==> quartz <==
==> flow/design.v <==
`timescale 1ns / 1ps
module cordic_sin_cos#(
 parameter OUT_WIDTH = 16,
 parameter OUT_REGISTER_EN = 1,
 parameter K = 16'h4DBA
)(
 input                       clk,
 input                       rst_n,
 input  [19:0]               angle,
 output [OUT_WIDTH-1:0]      cos_o,
 output [OUT_WIDTH-1:0]      sin_o
    );
    localparam OUT_WIDTH_EXP = 4;
    localparam K_EXP = {K,{OUT_WIDTH_EXP{1'b0}}};
    localparam ITERATION_NUM = OUT_WIDTH;
    localparam [16*21-1:0] actan_table =  { 21'h20000,21'h12E40,21'h09FB4,21'h05111,
                                            21'h028B1,21'h0145D,21'h00A2F,21'h00518,
                                            21'h0028C,21'h00146,21'h000A3,21'h00051,
                                            21'h00029,21'h00014,21'h0000A,21'h00005};
    reg  signed [OUT_WIDTH+OUT_WIDTH_EXP:0]   real_x[0:ITERATION_NUM];
    reg  signed [OUT_WIDTH+OUT_WIDTH_EXP:0]   imag_y[0:ITERATION_NUM];
    reg  signed [20:0]                        angl_z[0:ITERATION_NUM];
    wire        [1:0]                         quadrant;
    reg  signed [OUT_WIDTH+OUT_WIDTH_EXP:0]   init_x;
    reg  signed [OUT_WIDTH+OUT_WIDTH_EXP:0]   init_y;
    reg  signed [20:0]                        init_z;
    assign quadrant = angle[19:18];
    always @(quadrant,angle) begin
        case (quadrant)
            2'b00:begin
                init_x = K_EXP;
                init_y = 0;
                init_z = {1'b0,angle};
            end
            2'b01:begin
                init_x = -K_EXP;
                init_y = 0;
                init_z = {3'b111,angle[17:0]};
            end
            2'b10: begin
                init_x = -K_EXP;
                init_y = 0;
                init_z = {3'b000,angle[17:0]};
            end
            2'b11:begin
                init_x = K_EXP;
                init_y = 0;
                init_z = {1'b1,angle};
            end
            default:begin
                init_x = 0;
                init_y = 0;
                init_z = 0;
            end
        endcase
    end
    always@(posedge clk or negedge rst_n)  
    begin
        if(rst_n == 1'b0)begin
            real_x[0] <= 'h0;
            imag_y[0] <= 'h0;
            angl_z[0] <= 'h0;
        end else begin
            real_x[0] <= init_x;
            imag_y[0] <= init_y;
            angl_z[0] <= init_z;
        end
    end
    genvar i;
    generate
        for (i = 1 ; i <= ITERATION_NUM; i= i + 1)
        begin: iter
                always@(posedge clk or negedge rst_n)  
                    begin
                        if(rst_n == 1'b0)begin
                            real_x[i] <= 'h0;
                            imag_y[i] <= 'h0;
                            angl_z[i] <= 'h0;
                        end else if(angl_z[i-1][20]==1'b1)begin  
                            real_x[i] <= real_x[i-1] + ( imag_y[i-1]>>>(i-1) );
                            imag_y[i] <= imag_y[i-1] - ( real_x[i-1]>>>(i-1) );
                            angl_z[i] <= angl_z[i-1] + $signed(actan_table[(21*(16-i+1)-1)-:21]);
                        end else begin
                            real_x[i] <= real_x[i-1] - ( imag_y[i-1]>>>(i-1) );
                            imag_y[i] <= imag_y[i-1] + ( real_x[i-1]>>>(i-1) );
                            angl_z[i] <= angl_z[i-1] - $signed(actan_table[(21*(16-i+1)-1)-:21]);
                        end
                    end
        end
    endgenerate
    wire [OUT_WIDTH:0]   real_x_cut;
    wire [OUT_WIDTH:0]   imag_y_cut;
    reg  [OUT_WIDTH-1:0] cos_over_pro;
    reg  [OUT_WIDTH-1:0] sin_over_pro;
    assign real_x_cut = real_x[ITERATION_NUM][OUT_WIDTH+OUT_WIDTH_EXP:OUT_WIDTH_EXP];
    assign imag_y_cut = imag_y[ITERATION_NUM][OUT_WIDTH+OUT_WIDTH_EXP:OUT_WIDTH_EXP];
    always@(*)begin
            case(real_x_cut[OUT_WIDTH:OUT_WIDTH-1])
                2'b00:cos_over_pro = real_x_cut[OUT_WIDTH-1:0];
                2'b01:cos_over_pro = {1'b0,{(OUT_WIDTH-1){1'b1}}};
                2'b10:cos_over_pro = {1'b1,{(OUT_WIDTH-2){1'b0}},1'b1};
                2'b11:cos_over_pro = real_x_cut[OUT_WIDTH-1:0];
                default:cos_over_pro = real_x_cut[OUT_WIDTH-1:0];
            endcase
    end
    always@(*)begin
            case(imag_y_cut[OUT_WIDTH:OUT_WIDTH-1])
                2'b00:sin_over_pro = imag_y_cut[OUT_WIDTH-1:0];
                2'b01:sin_over_pro = {1'b0,{(OUT_WIDTH-1){1'b1}}};
                2'b10:sin_over_pro = {1'b1,{(OUT_WIDTH-2){1'b0}},1'b1};
                2'b11:sin_over_pro = imag_y_cut[OUT_WIDTH-1:0];
                default:sin_over_pro = imag_y_cut[OUT_WIDTH-1:0];
            endcase
    end
    generate if (OUT_REGISTER_EN == 1'b1) begin:reg_out
        reg [OUT_WIDTH-1:0] cos_r;
        reg [OUT_WIDTH-1:0] sin_r;
        always@(posedge clk or negedge rst_n) begin
            if(rst_n == 1'b0)begin
                cos_r <= 'h0;
                sin_r <= 'h0;
            end else begin
                cos_r <= cos_over_pro;
                sin_r <= sin_over_pro;
            end
        end
        assign cos_o = cos_r;
        assign sin_o = sin_r;
    end else begin:no_reg_out
        assign cos_o = cos_over_pro;
        assign sin_o = sin_over_pro;
    end
    endgenerate
endmodule
`timescale 1ns / 1ps
module cordic_dds #(
 parameter OUT_WIDTH = 16,
 parameter OUT_REGISTER_EN = 1,
 parameter FREQ_WORD_INIITIAL = 32'h6D3A06,  
 parameter PHASE_WORD_INIITIAL = 0,
 parameter K = 16'h4DBA
)(
 input                      clk,
 input                      rst_n,
 input                      cfg_vld,
 input      [31:0]          cfg_freq_word,
 input      [31:0]          cfg_phase_word,
 output reg                 sig_vld_o,
 output     [OUT_WIDTH-1:0] sin_o,
 output     [OUT_WIDTH-1:0] cos_o
    );
 localparam PRO_DELAY = OUT_WIDTH + OUT_REGISTER_EN;
 reg [31:0] phase_accum;  
 reg [31:0] add_freq_wd;
 reg [4:0]  pro_cnt;
 always@(posedge clk or negedge rst_n)  
 begin
     if(rst_n == 1'b0)begin
         phase_accum <= PHASE_WORD_INIITIAL;
         add_freq_wd <= FREQ_WORD_INIITIAL;
     end else if(cfg_vld == 1'b1)begin 
         phase_accum <= cfg_phase_word;
         add_freq_wd <= cfg_freq_word;
     end else begin
         phase_accum <=  phase_accum + add_freq_wd;
     end
 end
 always@(posedge clk or negedge rst_n)  
 begin
     if(rst_n == 1'b0)begin
         pro_cnt <= 'h0;
         sig_vld_o <= 1'b0;
     end else if(pro_cnt == PRO_DELAY) begin
         pro_cnt <=  pro_cnt;
         sig_vld_o <= 1'b1;
     end else begin
         pro_cnt <=  pro_cnt + 1'b1;
         sig_vld_o <= 1'b0;
     end
 end
 cordic_sin_cos #(
 .OUT_WIDTH (OUT_WIDTH),
 .OUT_REGISTER_EN(OUT_REGISTER_EN),
 .K(K)
 )cordic_sin_cos_inst(
 .clk    (clk),
 .rst_n  (rst_n),
 .angle  (phase_accum[31:12]),
 .cos_o  (cos_o),
 .sin_o  (sin_o)
  );
endmodule
==> flow/run.sh <==
#!/bin/bash
# the make line also repeats each setting of config.mk as NAME=value (left out here)
make -C /OpenROAD-flow-scripts/flow DESIGN_CONFIG=/design/flow/config.mk WORK_HOME=/design/flow/orfs CLKGATE_MAP_FILE= finish
==> flow/config.mk <==
export PLATFORM = sky130hd
export DESIGN_NAME = cordic_dds
export DESIGN_NICKNAME = cordic_dds
export VERILOG_FILES = /design/flow/design.v
export SDC_FILE = /design/flow/constraint.sdc
export NUM_CORES = 4
export LEC_CHECK = 0
export CAP_MARGIN = 20
export CORE_MARGIN = 2
export CORE_UTILIZATION = 70
export SLEW_MARGIN = 20
==> flow/constraint.sdc <==
create_clock -name core_clock -period 3.62 [get_ports {clk}]
set_input_delay 0.7240 -clock core_clock [delete_from_list [all_inputs] [get_ports {clk}]]
set_output_delay 0.7240 -clock core_clock [all_outputs]
set_load 0.01 [all_outputs]
==> yarrow: changes against quartz <==
Settings changed: CORE_UTILIZATION 70 to 72, PLACE_DENSITY set to 0.66.
==> flow/constraint.sdc (replaced) <==
create_clock -name core_clock -period 3.24 [get_ports {clk}]
set_input_delay 0.6480 -clock core_clock [delete_from_list [all_inputs] [get_ports {clk}]]
set_output_delay 0.6480 -clock core_clock [all_outputs]
set_load 0.01 [all_outputs]
==> summary of the runs <==
yarrow finished but fails on setup timing. quartz produced a clean layout. In quartz the utilization is lower than in yarrow, by 12 points. Synthesized area is the same in yarrow and quartz. Against quartz, the sequential share of layout area of yarrow is lower by 3.1 points. Of yarrow and quartz, yarrow has the higher first-iteration DRC count (gap about 70%, measured against quartz). Synthesized cell count is the same in yarrow and quartz. Final area: yarrow is higher than quartz (11%). Maximum frequency: quartz is larger than yarrow (about 7%). Against quartz, the via count of yarrow is larger by about 18%. Of yarrow and quartz, quartz has the higher critical path depth (gap 1). Of quartz and yarrow, yarrow has the higher routed wire length (gap 25%, measured against yarrow).
==> figures <==
quantity                                                               quartz                    yarrow
Slowest CP cell                                      sky130_fd_sc_hd__o41ai_2  sky130_fd_sc_hd__dfrtp_2
Half-perimeter wire length after detailed placement                    144 mm                    153 mm
Final worst-path setup slack                                        0.0723 ns                 -0.545 ns
Number of placement rows                                                  120                       118
Non-filler cells, final                                                  9969                     10.7k
Worst Hold Margin                                                   0.0436 ns                  0.325 ns
Area growth from synthesis to layout                                    13.4%                     26.0%
Instance area after placement                                      0.0799 mm2                0.0848 mm2
Overall routing resource usage                                          33.6%                     38.6%
Register area                                                      0.0261 mm2                0.0261 mm2
Tightest Pin Transition                                              0.901 ns                  0.905 ns
Worst endpoint data arrival time                                      4.18 ns                   4.34 ns
Fillers                                                                  6956                      4011
Final nets                                                               9549                     10.3k
Highest metal layer used by the detailed router                          met4                      met5
Status                                                complete, no violations  finished with violations
Reasons for failing layout checks                                           -              setup timing
Number of setup violations in the final report                              0                       151
Logic cell area                                                    0.0480 mm2                0.0515 mm2
Area of the chip                                                    0.110 mm2                 0.107 mm2
Crit path DRT                                                         4.25 ns                   3.79 ns
Count of hold-fix buffers inserted at cts                                   0                         1
